==> raven: inputs <==
==> flow/design.v (excerpt) <==
module PMPD(
    input wire clk,
    input wire rst_n,
    input wire sclk,
    input wire mosi,
    input wire ss,
    output wire miso,            
    output wire drive
);
Settings: LEC_CHECK=0, CAP_MARGIN=20, CORE_ASPECT_RATIO=0.83, CORE_MARGIN=2, CORE_UTILIZATION=67, CTS_CLUSTER_SIZE=65, HOLD_SLACK_MARGIN=0.12, PLACE_DENSITY_LB_ADDON=0.04, SLEW_MARGIN=0; clock period 7.41 ns.
run.sh (not shown) runs the stock make flow with config.mk's settings and CLKGATE_MAP_FILE=.
==> willow (differences from raven) <==
CORE_ASPECT_RATIO = default   (was 0.83)
CORE_UTILIZATION = 40   (was 67)
CTS_CLUSTER_SIZE = default   (was 65)
HOLD_SLACK_MARGIN = default   (was 0.12)
PLACE_DENSITY_LB_ADDON = default   (was 0.04)
SLEW_MARGIN = 20   (was 0)
==> flow/constraint.sdc (replaced) <==
create_clock -name core_clock -period 5.44 [get_ports {clk}]
set_input_delay 1.0880 -clock core_clock [delete_from_list [all_inputs] [get_ports {clk}]]
set_output_delay 1.0880 -clock core_clock [all_outputs]
set_load 0.01 [all_outputs]
==> GITHUB_STEP_SUMMARY <==
### Metrics collected by this job

| Metric | Value |
|---|---|
| CP required | `about 8 ns` |
| Seq power | `10.6 mW` |
| Clock power frac | `~46%` |
| Status | `no timing/DRC/antenna violations` |
| Post-route setup TNS | `0 ns` |
That was raven.
==> GITHUB_STEP_SUMMARY <==
### Metrics collected by this job

| Metric | Value |
|---|---|
| Status | `complete, but fails checks` |
| Failing Checks | `setup timing` |
| CP required | `6.10 ns` |
| Clock power frac | `48.2%` |
| Post-route setup TNS | `-2.28 ns` |
| Setup ws final | `-0.988 ns` |
| Simple-Gate Area Share | `3.46%` |
| # setup viols final | `7` |
That was willow.

* * *

==> inputs of garnet <==
Starting RTL as in the previous note.
clock: 14.0 ns
lec_check: 0
abc_area: 1
cap_margin: 5
cell_pad_in_sites_detail_placement: 1
core_aspect_ratio: 1.22
core_margin: 2
core_utilization: 60
cts_cluster_diameter: 291
gpl_timing_driven: 0
hold_slack_margin: 0.1
min_routing_layer: met2
place_density: 0.93
setup_slack_margin: -0.83
slew_margin: 20
==> inputs of delta, as changes to garnet <==
ABC_AREA = default   (was 1)
CAP_MARGIN = 20   (was 5)
CELL_PAD_IN_SITES_DETAIL_PLACEMENT = default   (was 1)
CORE_ASPECT_RATIO = default   (was 1.22)
CORE_UTILIZATION = 67   (was 60)
CTS_CLUSTER_DIAMETER = default   (was 291)
CTS_CLUSTER_SIZE = 23   (was default)
GPL_TIMING_DRIVEN = default   (was 0)
HOLD_SLACK_MARGIN = default   (was 0.1)
MIN_ROUTING_LAYER = default   (was met2)
PLACE_DENSITY = default   (was 0.93)
SETUP_SLACK_MARGIN = default   (was -0.83)
==> flow/constraint.sdc (replaced) <==
create_clock -name core_clock -period 4.45 [get_ports {clk}]
set_input_delay 0.8900 -clock core_clock [delete_from_list [all_inputs] [get_ports {clk}]]
set_output_delay 0.8900 -clock core_clock [all_outputs]
set_load 0.01 [all_outputs]
==> impl_metrics.toml <==
# physical design summary
[placement]
dp_hpwl_um = 253600

[die]
core_um2 = 136800
fp_util_pct = 60.37

[logic_synthesis]
xor_area_share_pct = 1.760
synthTopCellsByArea = "dfrtp_1 (58%), nand2_1 (11%), o21ai_0 (10%), inv_1 (6.1%), ha_1 (3.7%)"
syn-cell-area_um2 = 82600

[status]
lastStage = "5_1_grt"
status = "stopped before the end"
tool.error = "[ERROR GRT-0116] Global routing finished with congestion. Check the congestion regions in the DRC Viewer."

[cts]
cts_made_buffers = 182
cts_setup_buffers = 0
That was garnet.
==> impl_metrics.toml <==
# yosys + openroad results
[status]
status = "complete, but fails checks"
check.faults = "setup timing"

[logic_synthesis]
aoi_share_pct = 3.881
xor_area_share_pct = 2.016
syn-cell-area_um2 = 82190
synthTopCellsByArea = "dfrtp_1 (58%), mux2_2 (22%), ha_1 (3.8%), fa_1 (2.1%), inv_1 (1.7%)"

[die]
fp_util_pct = 67.52
core_um2 = 121700

[sta]
whs_ns = 0.07569
worst_slack_ns = -1.898
finalSetupViolCount = 17

[cts]
cts_made_buffers = 187
cts_setup_buffers = 32

[global_routing]
grt_pass1_vias = 47620
That was delta.

* * *

==> exp/nickel <==
PMPD again, from the RTL that the note above started with.
Settings: LEC_CHECK=0, ABC_AREA=0, CAP_MARGIN=20, CELL_PAD_IN_SITES_DETAIL_PLACEMENT=2, CORE_MARGIN=2, CORE_UTILIZATION=50, GPL_ROUTABILITY_DRIVEN=0, MIN_ROUTING_LAYER=met1, PLACE_DENSITY=0.91, SETUP_SLACK_MARGIN=2.15, SLEW_MARGIN=20, TNS_END_PERCENT=10; clock period 11.0 ns.
==> exp/harbor: changes against exp/nickel <==
==> flow/config.mk (replaced) <==
export PLATFORM = sky130hd
export DESIGN_NAME = PMPD
export DESIGN_NICKNAME = PMPD
export VERILOG_FILES = /design/flow/design.v
export SDC_FILE = /design/flow/constraint.sdc
export NUM_CORES = 4
export LEC_CHECK = 0
export CAP_MARGIN = 20
export CORE_MARGIN = 2
export CORE_UTILIZATION = 67
export CTS_CLUSTER_SIZE = 25
export SLEW_MARGIN = 20
==> flow/constraint.sdc (replaced) <==
create_clock -name core_clock -period 4.45 [get_ports {clk}]
set_input_delay 0.8900 -clock core_clock [delete_from_list [all_inputs] [get_ports {clk}]]
set_output_delay 0.8900 -clock core_clock [all_outputs]
set_load 0.01 [all_outputs]
==> exp/tundra: changes against exp/nickel <==
==> flow/config.mk (replaced) <==
export PLATFORM = sky130hd
export DESIGN_NAME = PMPD
export DESIGN_NICKNAME = PMPD
export VERILOG_FILES = /design/flow/design.v
export SDC_FILE = /design/flow/constraint.sdc
export NUM_CORES = 4
export LEC_CHECK = 0
export CAP_MARGIN = 20
export CORE_MARGIN = 9
export CORE_UTILIZATION = 22
export CTS_CLUSTER_SIZE = 47
export GPL_ROUTABILITY_DRIVEN = 1
export PLACE_DENSITY_LB_ADDON = 0.14
export SETUP_SLACK_MARGIN = 0.12
export SLEW_MARGIN = 20
==> flow/constraint.sdc (replaced) <==
create_clock -name core_clock -period 5.33 [get_ports {clk}]
set_input_delay 1.0660 -clock core_clock [delete_from_list [all_inputs] [get_ports {clk}]]
set_output_delay 1.0660 -clock core_clock [all_outputs]
set_load 0.01 [all_outputs]
==> results <==
exp/nickel did not get past 5_1_grt, error GRT-0232. exp/tundra finished with setup timing left. exp/harbor finished but failed the layout checks on setup timing.
Between exp/tundra and exp/harbor, the lower hold slack is in exp/harbor (gap 55 ps).
Maximum frequency: exp/tundra is higher than exp/harbor (about 0.9%).
Flip-flop count is the same in exp/tundra and exp/harbor.
In synthesized cell count, exp/nickel and exp/tundra do not differ.
Against exp/harbor, the non-clock buffer count of exp/tundra is lower by 42.
==> figures <==
| item | exp/tundra | exp/nickel | exp/harbor |
|---|---|---|---|
| Detail Placement HPWL | 91.2 mm | 216 mm | 82.8 mm |
| Status | complete, but fails checks | stopped before the end | complete, but fails checks |
| Last stage reached | - | 5_1_grt | - |
| Reasons for failing layout checks | setup timing | - | setup timing |
| Hold Vio Cnt, Final | 0 | - | 0 |
| Clock transition at the registers of the reported paths | 60 ps | - | 60 ps |
| Clock network fraction of design power | 0.507 | - | 0.459 |
| Count of TritonRoute iterations in the first routing pass | 5 | - | 5 |
| Final worst-path setup slack | -963 ps | - | -1900 ps |
| Antenna Cells | 3 | - | 0 |
| Portion of the layout cell area used by non-clock buffers | 0.0352 | - | 0.0419 |
| Library cell contributing the largest single delay on the critical path | fa_1 | - | fa_1 |
| Logic cell area | 0.0328 mm2 | - | 0.0330 mm2 |
| Max Transition Viols Final | 0 | - | 0 |

* * *

==> wip/sierra <==
Starting RTL as in the previous note.
Design PMPD, start of the top module:
module PMPD(
    input wire clk,
    input wire rst_n,
    input wire sclk,
    input wire mosi,
    input wire ss,
    output wire miso,            
    output wire drive
);
    wire [63:0] state_buffer;
    wire pm;
    wire [15:0] rate_inst;
    wire [15:0] rate_avg;
    wire [7:0] bpm_short_avg;
    wire [7:0] bpm_long_avg;
    wire [5:0] rr_short_avg;
    wire [5:0] rr_long_avg;
    wire pedal_flag;
    wire expression_flag;
    wire bpm_flag;
    wire rr_flag;
    spi_8byte spi (
        .clk(clk),
        .rst_n(rst_n),
        .sclk(sclk),
        .mosi(mosi),
        .ss(ss), 
        .miso(miso), 
        .pm(pm),
        .rate_inst(rate_inst),
        .rate_avg(rate_avg),
        .bpm_short_avg(bpm_short_avg),
        .bpm_long_avg(bpm_long_avg),
        .rr_short_avg(rr_short_avg),
        .rr_long_avg(rr_long_avg),
        .pedal_flag(pedal_flag),
        .expression_flag(expression_flag),
        .bpm_flag(bpm_flag),
        .rr_flag(rr_flag),
        .rx_data(state_buffer)
    );
    wire tick_1hz;
    wire tick_10hz;
    multi_clock_divider prescaler(
        .clk(clk),
        .rst_n(rst_n),
        .tick_1hz(tick_1hz),
        .tick_10hz(tick_10hz)
    );
    check_pedal check_pedal(
        .clk(clk),
        .rst_n(rst_n),
        .tick_10hz(tick_10hz),
        .pedal_buffer(state_buffer[31:24]),
        .pedal_flag(pedal_flag),
        .rate_inst(rate_inst),
        .rate_avg(rate_avg)
    );
    check_expression check_expression(
        .clk(clk),
        .rst_n(rst_n),
        .expression_buffer(state_buffer[23:16]),
        .expression_flag(expression_flag)        
    );
    check_bpm check_bpm(
        .clk(clk),
        .rst_n(rst_n),
        .tick_10hz(tick_10hz),
        .bpm_buffer(state_buffer[15:8]),
        .bpm_flag(bpm_flag),
        .short_avg(bpm_short_avg),
        .long_avg(bpm_long_avg)
    );
    check_respiration check_respiration(
        .clk(clk),
        .rst_n(rst_n),
        .tick_1hz(tick_1hz),
        .rr_buffer(state_buffer[7:0]),
        .rr_flag(rr_flag),
        .short_avg(rr_short_avg),
        .long_avg(rr_long_avg)
    );
    drive_device drive_device(
        .clk(clk),
        .rst_n(rst_n),
        .pedal_flag(pedal_flag),
        .expression_flag(expression_flag),
        .bpm_flag(bpm_flag),
        .rr_flag(rr_flag),
        .pm(pm),
        .drive(drive)
    );
endmodule
clock: 12.8 ns
lec_check: 0
cap_margin: 0
cell_pad_in_sites_global_placement: 2
core_aspect_ratio: 0.8
core_margin: 9
core_utilization: 70
gpl_routability_driven: 0
gpl_timing_driven: 0
hold_slack_margin: -0.09
max_routing_layer: met4
slew_margin: 30
tns_end_percent: 15
==> wip/harbor: changes against wip/sierra <==
CAP_MARGIN = 20   (was 0)
CELL_PAD_IN_SITES_GLOBAL_PLACEMENT = not set   (was 2)
CORE_ASPECT_RATIO = not set   (was 0.8)
CORE_MARGIN = 2   (was 9)
CORE_UTILIZATION = 69   (was 70)
CTS_CLUSTER_SIZE = 47   (was not set)
GPL_ROUTABILITY_DRIVEN = 1   (was 0)
GPL_TIMING_DRIVEN = not set   (was 0)
HOLD_SLACK_MARGIN = not set   (was -0.09)
MAX_ROUTING_LAYER = not set   (was met4)
SETUP_SLACK_MARGIN = 0.12   (was not set)
SLEW_MARGIN = 20   (was 30)
TNS_END_PERCENT = not set   (was 15)
==> flow/constraint.sdc (replaced) <==
create_clock -name core_clock -period 5.33 [get_ports {clk}]
set_input_delay 1.0660 -clock core_clock [delete_from_list [all_inputs] [get_ports {clk}]]
set_output_delay 1.0660 -clock core_clock [all_outputs]
set_load 0.01 [all_outputs]
==> wip/violet: changes against wip/sierra <==
CAP_MARGIN = 20   (was 0)
CELL_PAD_IN_SITES_GLOBAL_PLACEMENT = not set   (was 2)
CORE_ASPECT_RATIO = not set   (was 0.8)
CORE_MARGIN = 2   (was 9)
CORE_UTILIZATION = 40   (was 70)
GPL_ROUTABILITY_DRIVEN = not set   (was 0)
GPL_TIMING_DRIVEN = not set   (was 0)
HOLD_SLACK_MARGIN = not set   (was -0.09)
MAX_ROUTING_LAYER = not set   (was met4)
SLEW_MARGIN = 20   (was 30)
TNS_END_PERCENT = not set   (was 15)
==> flow/constraint.sdc (replaced) <==
create_clock -name core_clock -period 10.0 [get_ports {clk}]
set_input_delay 2.0000 -clock core_clock [delete_from_list [all_inputs] [get_ports {clk}]]
set_output_delay 2.0000 -clock core_clock [all_outputs]
set_load 0.01 [all_outputs]
==> comparison table <==
Result of the run: wip/violet complete, no violations; wip/harbor complete, but fails checks; wip/sierra did not finish
Last stage reached: wip/violet -; wip/harbor -; wip/sierra global placement without I/O (3_1_place_gp_skip_io)
Reasons for failing layout checks: wip/violet -; wip/harbor negative setup slack; wip/sierra -
Grt met3 use: wip/violet 2.384%; wip/harbor 3.417%; wip/sierra -
Core utilization of the finished layout: wip/violet 45.01%; wip/harbor 79.60%; wip/sierra -
Total length of routed met3 wires: wip/violet 4134 um; wip/harbor 3432 um; wip/sierra -
Total of buffers placed on input and output ports: wip/violet 6; wip/harbor 6; wip/sierra -
Number of max-slew violations in the final report: wip/violet 0; wip/harbor 0; wip/sierra -
R2R Path Start: wip/violet check_respiration.fir_long[119][1]$_DFFE_PN0P_; wip/harbor check_respiration.sum_short[1]$_DFFE_PN0P_; wip/sierra -
Group with the largest share of power: wip/violet sequential cells; wip/harbor sequential cells; wip/sierra -
Via count of the first global-routing pass: wip/violet 44972; wip/harbor 47192; wip/sierra -
Slowest stage cell on the critical path: wip/violet sky130_fd_sc_hd__xor2_1; wip/harbor sky130_fd_sc_hd__fa_1; wip/sierra -
Most heavily used metal layer in global routing: wip/violet met2; wip/harbor met2; wip/sierra -
Final Hold Vio Count: wip/violet 0; wip/harbor 0; wip/sierra -
Count of H-tree levels built during CTS: wip/violet 4; wip/harbor 4; wip/sierra -
Number of antenna violations at the first check in global routing: wip/violet 1; wip/harbor 0; wip/sierra -
Non-clock buffer instance count of the final layout: wip/violet 53; wip/harbor 410; wip/sierra -
No activity file was given, so power comes from the tool's default toggle rates.
